## vgacontrol
module vgacontrol(  
input PCLK, 				 
input PRESERN, 				 
input PSEL, 				 
input PENABLE, 				 
output wire PREADY, 		 
output wire PSLVERR,		 
input PWRITE,				 
input [31:0] PADDR,			 
input wire [31:0] PWDATA,	 
output reg [31:0] PRDATA,	 
output HS, 
output VS, 
output reg vga_R,
output reg vga_G,
output reg vga_B,
input SW,
input SW2,
input SW3
);
assign PSLVERR = 0;
assign PREADY = 1;
reg [31:0] player1;
reg [31:0] player2;
reg [31:0] whichplayer;
reg [31:0] winner;
wire player1_score;
wire player2_score;
wire p1_p;
wire p2_p;
wire p_u;
wire win_out;
wire pwin_out1;
wire pwin_out2;
wire player1_write = (PSEL & PENABLE & PWRITE & (PADDR[11:0] == 12'h104));
wire player2_write = (PSEL & PENABLE & PWRITE & (PADDR[11:0] == 12'h108));
wire whichplayer_write = (PSEL & PENABLE & PWRITE & (PADDR[11:0] == 12'h114));
wire winner_write = (PSEL & PENABLE & PWRITE & (PADDR[11:0] == 12'h118));
wire SWDebounce;
wire SWDebounce2;
wire SWDebounce3;
wire pwin1_out;
wire pwin2_out;
wire quarterclk, quarter_rise;
wire flashclk, flash_rise, half_flash, half_rise, quarter_flash, quarter_flash_rise;
Button_Debouncer db1(PCLK, PRESERN, SW, SWDebounce);
Button_Debouncer db2(PCLK, PRESERN, SW2, SWDebounce2);
Button_Debouncer db3(PCLK, PRESERN, SW3, SWDebounce3);
always @(posedge PCLK) 		 
begin
    if(!PRESERN)
        PRDATA <= 32'd0;
    else if(PADDR[11:0] == 12'h100)
    begin
        PRDATA[31:1] <= 31'h00000000;				 
        PRDATA[0] <= SWDebounce; 	 
    end
  ...
Settings: LEC_CHECK=0, CAP_MARGIN=25, CELL_PAD_IN_SITES_DETAIL_PLACEMENT=1, CELL_PAD_IN_SITES_GLOBAL_PLACEMENT=3, CORE_ASPECT_RATIO=0.83, CORE_MARGIN=3, CORE_UTILIZATION=40, CTS_CLUSTER_SIZE=37, GPL_ROUTABILITY_DRIVEN=0, MIN_ROUTING_LAYER=met2, PLACE_DENSITY_LB_ADDON=0.03, SLEW_MARGIN=20, TNS_END_PERCENT=10; clock period 3.41 ns.
run.sh (not shown) runs the stock make flow with config.mk's settings and CLKGATE_MAP_FILE=.
Change:
==> flow/config.mk (replaced) <==
export PLATFORM = sky130hd
export DESIGN_NAME = vgacontrol
export DESIGN_NICKNAME = vgacontrol
export VERILOG_FILES = /design/flow/design.v
export SDC_FILE = /design/flow/constraint.sdc
export NUM_CORES = 4
export LEC_CHECK = 0
export CAP_MARGIN = 20
export CORE_MARGIN = 2
export CORE_UTILIZATION = 72
export PLACE_DENSITY = 0.6
export SLEW_MARGIN = 20
==> flow/constraint.sdc (replaced) <==
create_clock -name core_clock -period 2.66 [get_ports {PCLK}]
set_input_delay 0.5320 -clock core_clock [delete_from_list [all_inputs] [get_ports {PCLK}]]
set_output_delay 0.5320 -clock core_clock [all_outputs]
set_load 0.01 [all_outputs]
Effect: The changed run never finished: it broke off in global routing (5_1_grt) on GRT-0116. Die size came out lower by well over a third. Area after synthesis is unchanged. Synthesized cell count stays the same.
Change:
--- a/flow/config.mk
+++ b/flow/config.mk
@@ -8,5 +8,5 @@
 export CAP_MARGIN = 20
 export CORE_MARGIN = 2
-export CORE_UTILIZATION = 72
+export CORE_UTILIZATION = 37
 export PLACE_DENSITY = 0.6
 export SLEW_MARGIN = 20
==> flow/constraint.sdc (replaced) <==
create_clock -name core_clock -period 15.7 [get_ports {PCLK}]
set_input_delay 3.1400 -clock core_clock [delete_from_list [all_inputs] [get_ports {PCLK}]]
set_output_delay 3.1400 -clock core_clock [all_outputs]
set_load 0.01 [all_outputs]
What happened: The new run finished clean; synthesized area does not change; die size came out higher by well over a third; synthesized cell count stays the same.
Change:
--- a/flow/config.mk
+++ b/flow/config.mk
@@ -8,5 +8,6 @@
 export CAP_MARGIN = 20
 export CORE_MARGIN = 2
-export CORE_UTILIZATION = 37
+export CORE_UTILIZATION = 40
 export PLACE_DENSITY = 0.6
+export SETUP_SLACK_MARGIN = 0.58
 export SLEW_MARGIN = 20
==> flow/constraint.sdc (replaced) <==
create_clock -name core_clock -period 4.45 [get_ports {PCLK}]
set_input_delay 0.8900 -clock core_clock [delete_from_list [all_inputs] [get_ports {PCLK}]]
set_output_delay 0.8900 -clock core_clock [all_outputs]
set_load 0.01 [all_outputs]
The changed run finished with timing, DRC and antenna clean. Synthesized area stays the same. Design area stays flat. Count of clock-buffer cells in the layout is lower by 6. Non-clock buffer count is higher by 21.
Change:
--- a/flow/config.mk
+++ b/flow/config.mk
@@ -7,7 +7,7 @@
 export LEC_CHECK = 0
 export CAP_MARGIN = 20
+export CELL_PAD_IN_SITES_GLOBAL_PLACEMENT = 1
 export CORE_MARGIN = 2
 export CORE_UTILIZATION = 40
-export PLACE_DENSITY = 0.6
-export SETUP_SLACK_MARGIN = 0.58
+export CTS_CLUSTER_DIAMETER = 127
 export SLEW_MARGIN = 20
==> flow/constraint.sdc (replaced) <==
create_clock -name core_clock -period 10.0 [get_ports {PCLK}]
set_input_delay 2.0000 -clock core_clock [delete_from_list [all_inputs] [get_ports {PCLK}]]
set_output_delay 2.0000 -clock core_clock [all_outputs]
set_load 0.01 [all_outputs]
Effect: Synthesized area stays the same; clock power falls by 53%; synthesized cell count stays the same; setup slack gains 4.9 ns; global-route usage increases by 1.5 points; routed wire length came out higher by 6.6%; register-to-register slack improves by 5.1 ns; utilization shrinks by 0.25 points; design area shrinks by 0.53%.
Change:
--- a/flow/config.mk
+++ b/flow/config.mk
@@ -7,7 +7,9 @@
 export LEC_CHECK = 0
 export CAP_MARGIN = 20
-export CELL_PAD_IN_SITES_GLOBAL_PLACEMENT = 1
 export CORE_MARGIN = 2
-export CORE_UTILIZATION = 40
-export CTS_CLUSTER_DIAMETER = 127
+export CORE_UTILIZATION = 66
+export CTS_CLUSTER_DIAMETER = 52
+export CTS_CLUSTER_SIZE = 41
+export PLACE_DENSITY = 0.6
+export SETUP_SLACK_MARGIN = 0.49
 export SLEW_MARGIN = 20
==> flow/constraint.sdc (replaced) <==
create_clock -name core_clock -period 2.85 [get_ports {PCLK}]
set_input_delay 0.5700 -clock core_clock [delete_from_list [all_inputs] [get_ports {PCLK}]]
set_output_delay 0.5700 -clock core_clock [all_outputs]
set_load 0.01 [all_outputs]
Effect:
- Now the flow finished with negative setup slack left
- final area goes up by 15%
- synthesized cell count is unchanged
- sequential share of layout area goes down by 4.1 points
- die area goes down by 39%
- register-to-register slack degrades by 6.0 ns
- power goes up to 3.6 times its value

---

the baseline:
Starting RTL as in the previous note.
clock: 2.51 ns
lec_check: 0
abc_area: 1
cap_margin: 20
core_margin: 2
core_utilization: 72
cts_cluster_diameter: 399
place_density: 0.6
slew_margin: 20
The baseline: DPL-0038 in clock tree synthesis (4_1_cts) -> run aborted
[inputs] the candidate vs the baseline
# the baseline
export LEC_CHECK = 0
export ABC_AREA = 1
export CAP_MARGIN = 20
export CORE_MARGIN = 2
export CORE_UTILIZATION = 72
export CTS_CLUSTER_DIAMETER = 399
export PLACE_DENSITY = 0.6
export SLEW_MARGIN = 20
create_clock -name core_clock -period 2.51 [get_ports {PCLK}]
# the candidate
export LEC_CHECK = 0
export CAP_MARGIN = 20
export CORE_MARGIN = 2
export CORE_UTILIZATION = 72
export CTS_CLUSTER_DIAMETER = 90
export CTS_CLUSTER_SIZE = 23
export PLACE_DENSITY_LB_ADDON = 0.27
export SETUP_SLACK_MARGIN = 0.85
export SLEW_MARGIN = 20
create_clock -name core_clock -period 3.11 [get_ports {PCLK}]
Findings:
Every stage of the candidate finished as expected; the final checks, on the other hand, flagged setup timing, which means the layout fails.
In the reports for the baseline and the candidate, the larger detailed placement HPWL belongs to the baseline.
Area fraction in full adders, half adders and majority gates of the candidate is on par with the baseline.
Chip footprint improves in the candidate relative to the baseline.

---

oak:
Starting RTL as in the previous note.
Settings: LEC_CHECK=0, CAP_MARGIN=20, CORE_MARGIN=2, CORE_UTILIZATION=72, CTS_CLUSTER_DIAMETER=49, CTS_CLUSTER_SIZE=23, PLACE_DENSITY_LB_ADDON=0.27, SETUP_SLACK_MARGIN=0.78, SLEW_MARGIN=20; clock period 3.21 ns.
oak | ERROR | global routing
Relative to oak, the following input files were edited for pine:
==> flow/config.mk <==
export PLATFORM = sky130hd
export DESIGN_NAME = vgacontrol
export DESIGN_NICKNAME = vgacontrol
export VERILOG_FILES = /design/flow/design.v
export SDC_FILE = /design/flow/constraint.sdc
export NUM_CORES = 4
export LEC_CHECK = 0
export CAP_MARGIN = 20
export CORE_MARGIN = 2
export CORE_UTILIZATION = 43
export PLACE_DENSITY = 0.6
export SLEW_MARGIN = 20
==> flow/constraint.sdc <==
create_clock -name core_clock -period 4.45 [get_ports {PCLK}]
set_input_delay 0.8900 -clock core_clock [delete_from_list [all_inputs] [get_ports {PCLK}]]
set_output_delay 0.8900 -clock core_clock [all_outputs]
set_load 0.01 [all_outputs]
- pine finished end to end and its layout was clean on timing, DRC and antenna.
- Of pine and oak, the lower number of instances in the placed design belongs to oak.
- Between oak and pine, die width increased.
- pine vs oak on number of standard-cell rows in the floorplan: pine is the higher one.
- Die area | pine > oak
- Fraction of synthesized cell area in xor and xnor cells: pine vs oak — no meaningful difference
- Sort pine and oak by floorplan core area, descending, and pine comes first.
- pine — post-detailed-placement half-perimeter wirelength 1.5% lower, oak as reference
- In terms of post-synthesis simple-gate area fraction, oak and pine differ only marginally.
- Share of flip-flops with an asynchronous set or reset: pine vs oak — no meaningful difference
#### Input delta (birch over pine)
-- flow/config.mk --
<<< pine, line 8
export CAP_MARGIN = 20
export CORE_MARGIN = 2
export CORE_UTILIZATION = 43
export PLACE_DENSITY = 0.6
export SLEW_MARGIN = 20
>>> birch, line 8
export CAP_MARGIN = 20
export CORE_MARGIN = 2
export CORE_UTILIZATION = 72
export CTS_CLUSTER_DIAMETER = 94
export CTS_CLUSTER_SIZE = 23
export PLACE_DENSITY_LB_ADDON = 0.27
export SLEW_MARGIN = 20
==> flow/constraint.sdc <==
create_clock -name core_clock -period 3.21 [get_ports {PCLK}]
set_input_delay 0.6420 -clock core_clock [delete_from_list [all_inputs] [get_ports {PCLK}]]
set_output_delay 0.6420 -clock core_clock [all_outputs]
set_load 0.01 [all_outputs]
## What came out
- In birch the implementation ran to completion but is not tape-out ready, as the final checks report negative setup slack.
- Lower share of power burned in the clock network among birch and pine: birch
- Summary: with pine as the reference, non-clock buffer count in birch moved up by more than half.
- birch reports a lower final period demand of the worst path than pine does.
- There was hardly any difference in register area between pine and birch.
- Summary — routed wire length on met2, birch relative to pine: higher, by 2100 um.
- pine → birch: post-layout total power now larger, area used by multi-input combinational logic shows an increase of 0.77%, total number of nets in the final design climbed 92.
- STATUS clock power: birch wins against pine
- Route | birch vs pine | wire longer in birch
--- input diff birch..maple ---
==> flow/config.mk <==
export PLATFORM = sky130hd
export DESIGN_NAME = vgacontrol
export DESIGN_NICKNAME = vgacontrol
export VERILOG_FILES = /design/flow/design.v
export SDC_FILE = /design/flow/constraint.sdc
export NUM_CORES = 4
export LEC_CHECK = 0
export ABC_AREA = 1
export CAP_MARGIN = 20
export CORE_MARGIN = 2
export CORE_UTILIZATION = 72
export PLACE_DENSITY = 0.6
export SETUP_SLACK_MARGIN = 0.52
export SLEW_MARGIN = 20
export TNS_END_PERCENT = 5
==> flow/constraint.sdc <==
create_clock -name core_clock -period 2.66 [get_ports {PCLK}]
set_input_delay 0.5320 -clock core_clock [delete_from_list [all_inputs] [get_ports {PCLK}]]
set_output_delay 0.5320 -clock core_clock [all_outputs]
set_load 0.01 [all_outputs]
maple terminated abnormally: clock tree synthesis reported DPL-0033.
Number of instances in the synthesized netlist grows by more than a quarter when moving from birch to maple.
Higher worst setup timing slack at the placement stage among birch and maple: birch
Cmp birch and maple / final weighted congestion in routability-driven placement / lower: birch
What maple reported for post-synth area from yosys stat has to be multiplied by 0.933 to get the figure for birch.
Taking birch as the reference, in maple share of cell area taken by muxes after synthesis went down by 1.0 points; synthesized area divided by synthesized cell count went down by 1.2 sq um; row count went up by 3.9%; total placed cells including tap cells went up by 34%; xor/xnor cell area share of the yosys netlist went down by 3.9 points.
Setup changes, maple to cedar
==> flow/config.mk <==
export PLATFORM = sky130hd
export DESIGN_NAME = vgacontrol
export DESIGN_NICKNAME = vgacontrol
export VERILOG_FILES = /design/flow/design.v
export SDC_FILE = /design/flow/constraint.sdc
export NUM_CORES = 4
export LEC_CHECK = 0
export CAP_MARGIN = 20
export CORE_MARGIN = 2
export CORE_UTILIZATION = 70
export CTS_CLUSTER_SIZE = 24
export PLACE_DENSITY = 0.6
export SLEW_MARGIN = 20
==> flow/constraint.sdc <==
create_clock -name core_clock -period 2.77 [get_ports {PCLK}]
set_input_delay 0.5540 -clock core_clock [delete_from_list [all_inputs] [get_ports {PCLK}]]
set_output_delay 0.5540 -clock core_clock [all_outputs]
set_load 0.01 [all_outputs]
Notes after the runs:
- Not one of maple and cedar finished clean.
- Seen in the log of cedar: GRT-0232 during global routing, after which the run never completed.
- Changes observed in cedar relative to maple: compound-cell area share of the yosys netlist grew by 1.9 points, net count entering floorplan fell 512, placed wire-length estimate after detailed placement lost 6400 um, post-synthesis sequential area ratio higher, arithmetic-cell share of the synthesized area counting full adders, half adders and majority gates has remained practically unchanged.
- Cell area after placement shrinks by a little under 10% when moving from maple to cedar.
- cedar ends up with lower area reported by Yosys stat than maple does.

---

run a:
vgacontrol again, from the RTL that the note above started with.
Settings: LEC_CHECK=0, CAP_MARGIN=0, CORE_MARGIN=2, CORE_UTILIZATION=72, CTS_CLUSTER_DIAMETER=94, CTS_CLUSTER_SIZE=23, PLACE_DENSITY_LB_ADDON=0.27, SLEW_MARGIN=20; clock period 2.8 ns.
Tool error GRT-0116 stopped run a during global routing (5_1_grt); no final results.
## Diff of input files: run b against run a
# run a
export LEC_CHECK = 0
export CAP_MARGIN = 0
export CORE_MARGIN = 2
export CORE_UTILIZATION = 72
export CTS_CLUSTER_DIAMETER = 94
export CTS_CLUSTER_SIZE = 23
export PLACE_DENSITY_LB_ADDON = 0.27
export SLEW_MARGIN = 20
create_clock -name core_clock -period 2.8 [get_ports {PCLK}]
# run b
export LEC_CHECK = 0
export ABC_AREA = 1
export CAP_MARGIN = 20
export CORE_ASPECT_RATIO = 1.33
export CORE_MARGIN = 2
export CORE_UTILIZATION = 72
export PLACE_DENSITY = 0.6
export SLEW_MARGIN = 20
create_clock -name core_clock -period 2.51 [get_ports {PCLK}]
Run b | ERROR | clock tree synthesis (4_1_cts)
The die of run b is larger than the one used in run a.
Run b against run a; y dimension of the die is up by more than 10%.
Run b — sequential area share after synthesis 2.5 points lower, run a as reference
Changes observed in run b relative to run a: number of cells in the design after placement picked up an extra about 30%; netlist area before placement picked up an extra 7.2%.

---

job 9384:
Starting RTL as in the previous note.
Settings: LEC_CHECK=0, CAP_MARGIN=35, CELL_PAD_IN_SITES_GLOBAL_PLACEMENT=0, CORE_MARGIN=2, CORE_UTILIZATION=15, CTS_CLUSTER_SIZE=42, GPL_TIMING_DRIVEN=0, MIN_ROUTING_LAYER=met1, PLACE_DENSITY=0.87, SETUP_SLACK_MARGIN=-0.29, SLEW_MARGIN=20, TNS_END_PERCENT=70; clock period 3.54 ns.
The flow completed for job 9384, but it is not clean: the layout still shows negative setup slack.
## Diff of input files: job 6862 against job 9384
Settings: changing CAP_MARGIN from 35 to 20; removing SETUP_SLACK_MARGIN (formerly -0.29); removing GPL_TIMING_DRIVEN (formerly 0); changing CORE_UTILIZATION from 15 to 40; changing CTS_CLUSTER_SIZE from 42 to 73; setting PLACE_DENSITY_LB_ADDON to 0.03 for the first time; removing PLACE_DENSITY (formerly 0.87); removing CELL_PAD_IN_SITES_GLOBAL_PLACEMENT (formerly 0); removing MIN_ROUTING_LAYER (formerly met1); removing TNS_END_PERCENT (formerly 70); changing CORE_MARGIN from 2 to 3; changing the clock period (ns, I/O delays scaled along) from 3.54 to 10.0.
==> results <==
- Job 6862 finished all stages; the layout is clean.
- Changes observed in job 6862 relative to job 9384: area of all placed cells without fillers went down by 0.0011 mm², period utilization moved down.
- Of job 6862 and job 9384, it is job 6862 that has the lower register share of total power.
- Taking job 6862 over job 9384, the number of buffers inserted during clock tree synthesis ratio works out to 1.07.
Changes in job 298 relative to job 6862:
Settings: putting CELL_PAD_IN_SITES_DETAIL_PLACEMENT at 1 where nothing was set; putting CORE_ASPECT_RATIO at 0.75 where nothing was set; putting MIN_ROUTING_LAYER at met2 where nothing was set.
## What came out
Relative to job 6862, the data arrival time of the critical path of job 298 is higher by 420 ps.
Taking job 298 as 1.0, job 6862 lands at 1.09 on maximum operating frequency.
Going from job 6862 to job 298, switching share of power grows by 2.0 points.
Job 6862 was larger in final cell area than job 298.
Job 298 vs job 6862 — worst clock skew rose 9.6 ps.
Routed wire length per instance (job 298 over job 6862): increase, 22%
Power and IR drop assume default switching activity.
